build 84:
==> flow/design.v (excerpt) <==
module  CONV(
	input				clk,
	input				rst_n,
	input 				mode,
	input       		in_valid,
	output reg			out_valid,
	output 		[13:0] 	AWADDR,
	output		 [7:0] 	AWLEN,
	output 				AWVALID,
	input 				AWREADY,
	output reg  [31:0]	WDATA,
	output 				WVALID,
	input 				WREADY,
	output 		[13:0] 	ARADDR,
	output 		 [7:0] 	ARLEN,
	output 				ARVALID,
	input 				ARREADY,
	input		[31:0] 	RDATA,
	input 				RVALID,
	output reg			RREADY
);
Size: roughly 120 I/O pins.
export LEC_CHECK = 0
export CAP_MARGIN = 20
export CORE_MARGIN = 2
export CORE_UTILIZATION = 71
export PLACE_DENSITY_LB_ADDON = 0.07
export SETUP_SLACK_MARGIN = 2.01
export SLEW_MARGIN = 20
create_clock -name core_clock -period 6.74 [get_ports {clk}]
run.sh (not shown) runs the stock make flow with config.mk's settings and CLKGATE_MAP_FILE=.
No final results exist for build 84, since it was stopped by error GRT-0232 during global routing (5_1_grt).
### build 84 -> build 58
# build 84
export LEC_CHECK = 0
export CAP_MARGIN = 20
export CORE_MARGIN = 2
export CORE_UTILIZATION = 71
export PLACE_DENSITY_LB_ADDON = 0.07
export SETUP_SLACK_MARGIN = 2.01
export SLEW_MARGIN = 20
create_clock -name core_clock -period 6.74 [get_ports {clk}]
# build 58
export LEC_CHECK = 0
export CAP_MARGIN = 20
export CORE_MARGIN = 2
export CORE_UTILIZATION = 68
export SLEW_MARGIN = 20
create_clock -name core_clock -period 6.74 [get_ports {clk}]
Completing all stages was not enough for build 58: its layout failed the final checks because of negative setup slack. Comparing build 84 and build 58, the lower core utilization at floorplan was measured on build 58. Re post-synthesis share of cell area spent on and-or and or-and gates: no difference whatsoever between build 58 and build 84. In the flow results for build 84 and build 58, the core area is larger on build 58. [compare] base=build 84 new=build 58: vertical die dimension now larger; share of async-settable or async-resettable flops after synthesis flat. Diff build 58..build 84 | area fraction in full adders, half adders and majority gates | unchanged. Going from build 84 to build 58, chip footprint picked up an extra about 4.3%, number of standard-cell rows in the floorplan picked up an extra about 3%. Summary of build 58 over build 84: cell resize tally after clock tree synthesis shows a reduction of 40, cell count after synthesis shows no meaningful change.
> inputs changed (build 58 -> build 34)
# build 58
export LEC_CHECK = 0
export CAP_MARGIN = 20
export CORE_MARGIN = 2
export CORE_UTILIZATION = 68
export SLEW_MARGIN = 20
create_clock -name core_clock -period 6.74 [get_ports {clk}]
# build 34
export LEC_CHECK = 0
export ABC_AREA = 1
export CAP_MARGIN = 20
export CORE_MARGIN = 2
export CORE_UTILIZATION = 72
export SLEW_MARGIN = 20
create_clock -name core_clock -period 9.54 [get_ports {clk}]
==> results <==
Build 34 finished end to end and its layout was clean on timing, DRC and antenna.
Build 34 does worse than build 58 on via count.
Summary — count of clock-buffer cells in the layout, build 34 relative to build 58: higher, by 2.
Looking at area occupied by multi-input gates, build 34 sits about 6% lower than build 58 does.
Cmp build 34 vs build 58: routed wire length lower in build 34
[inputs] build 78 vs build 34
# build 34
export LEC_CHECK = 0
export ABC_AREA = 1
export CAP_MARGIN = 20
export CORE_MARGIN = 2
export CORE_UTILIZATION = 72
export SLEW_MARGIN = 20
create_clock -name core_clock -period 9.54 [get_ports {clk}]
# build 78
export LEC_CHECK = 0
export CAP_MARGIN = 20
export CORE_MARGIN = 2
export CORE_UTILIZATION = 57
export SLEW_MARGIN = 20
create_clock -name core_clock -period 7.02 [get_ports {clk}]
==> results <==
- Build 78 and build 34: one clean run, build 34; the rest did not finish clean.
- Build 78 finished all stages; layout check result: FAIL, due to negative setup slack.
- On build 78: wire length on met1 is about 9% higher than what build 34 gave.
- Compared with build 34, build 78 shows a lower share of the final layout cell area in multi-input gates.
- Changes observed in build 78 relative to build 34: simple-gate area share of the yosys netlist -5.2 points, sequential cell count comparable.
The following lists how build 75 was set up differently from build 78:
# build 78
export LEC_CHECK = 0
export CAP_MARGIN = 20
export CORE_MARGIN = 2
export CORE_UTILIZATION = 57
export SLEW_MARGIN = 20
create_clock -name core_clock -period 7.02 [get_ports {clk}]
# build 75
export LEC_CHECK = 0
export CAP_MARGIN = 20
export CORE_MARGIN = 2
export CORE_UTILIZATION = 72
export SETUP_SLACK_MARGIN = -0.51
export SLEW_MARGIN = 20
create_clock -name core_clock -period 6.74 [get_ports {clk}]
### Flow results
Completing all stages was not enough for build 75: its layout failed the final checks because of negative setup slack.
Routed wire in build 75 totals more than in build 78.
Of the two values seen for top routing layer in use, met4 was produced by build 78 and met5 by build 75.
Pin count of the biggest net entering global routing for build 75: 28% up relative to build 78
Number of detailed-route iterations in the first pass for build 75 is higher than for build 78.
Here is what was changed in the inputs of build 93 compared with build 75.
# build 75
export LEC_CHECK = 0
export CAP_MARGIN = 20
export CORE_MARGIN = 2
export CORE_UTILIZATION = 72
export SETUP_SLACK_MARGIN = -0.51
export SLEW_MARGIN = 20
create_clock -name core_clock -period 6.74 [get_ports {clk}]
# build 93
export LEC_CHECK = 0
export CAP_MARGIN = 20
export CORE_MARGIN = 2
export CORE_UTILIZATION = 24
export SLEW_MARGIN = 20
create_clock -name core_clock -period 7.8 [get_ports {clk}]
Notes after the runs:
Build 93: PASS, flow complete, no timing, DRC or antenna violations
In build 93 the global-route track usage on met3 turned out 9.3 points lower than in build 75.
Build 75 and build 93 ended up with nearly the same AND-OR/OR-AND share of the synthesized area.
Summary of build 93 over build 75: non-clock buffer count dropped 17%, detail-routed via count per cell went down by about 33%.
On final critical-path required period: between build 75 and build 93, it ends up higher for build 75.
Against build 75, total via count after detailed routing in build 93 came out better.
Build 93 against build 75: final design utilization fell by 58 points; proportion of cell area occupied by multi-input gates fell by 1.8 points.
Diff build 75 and build 93: minimum setup slack in the final design lower in build 75
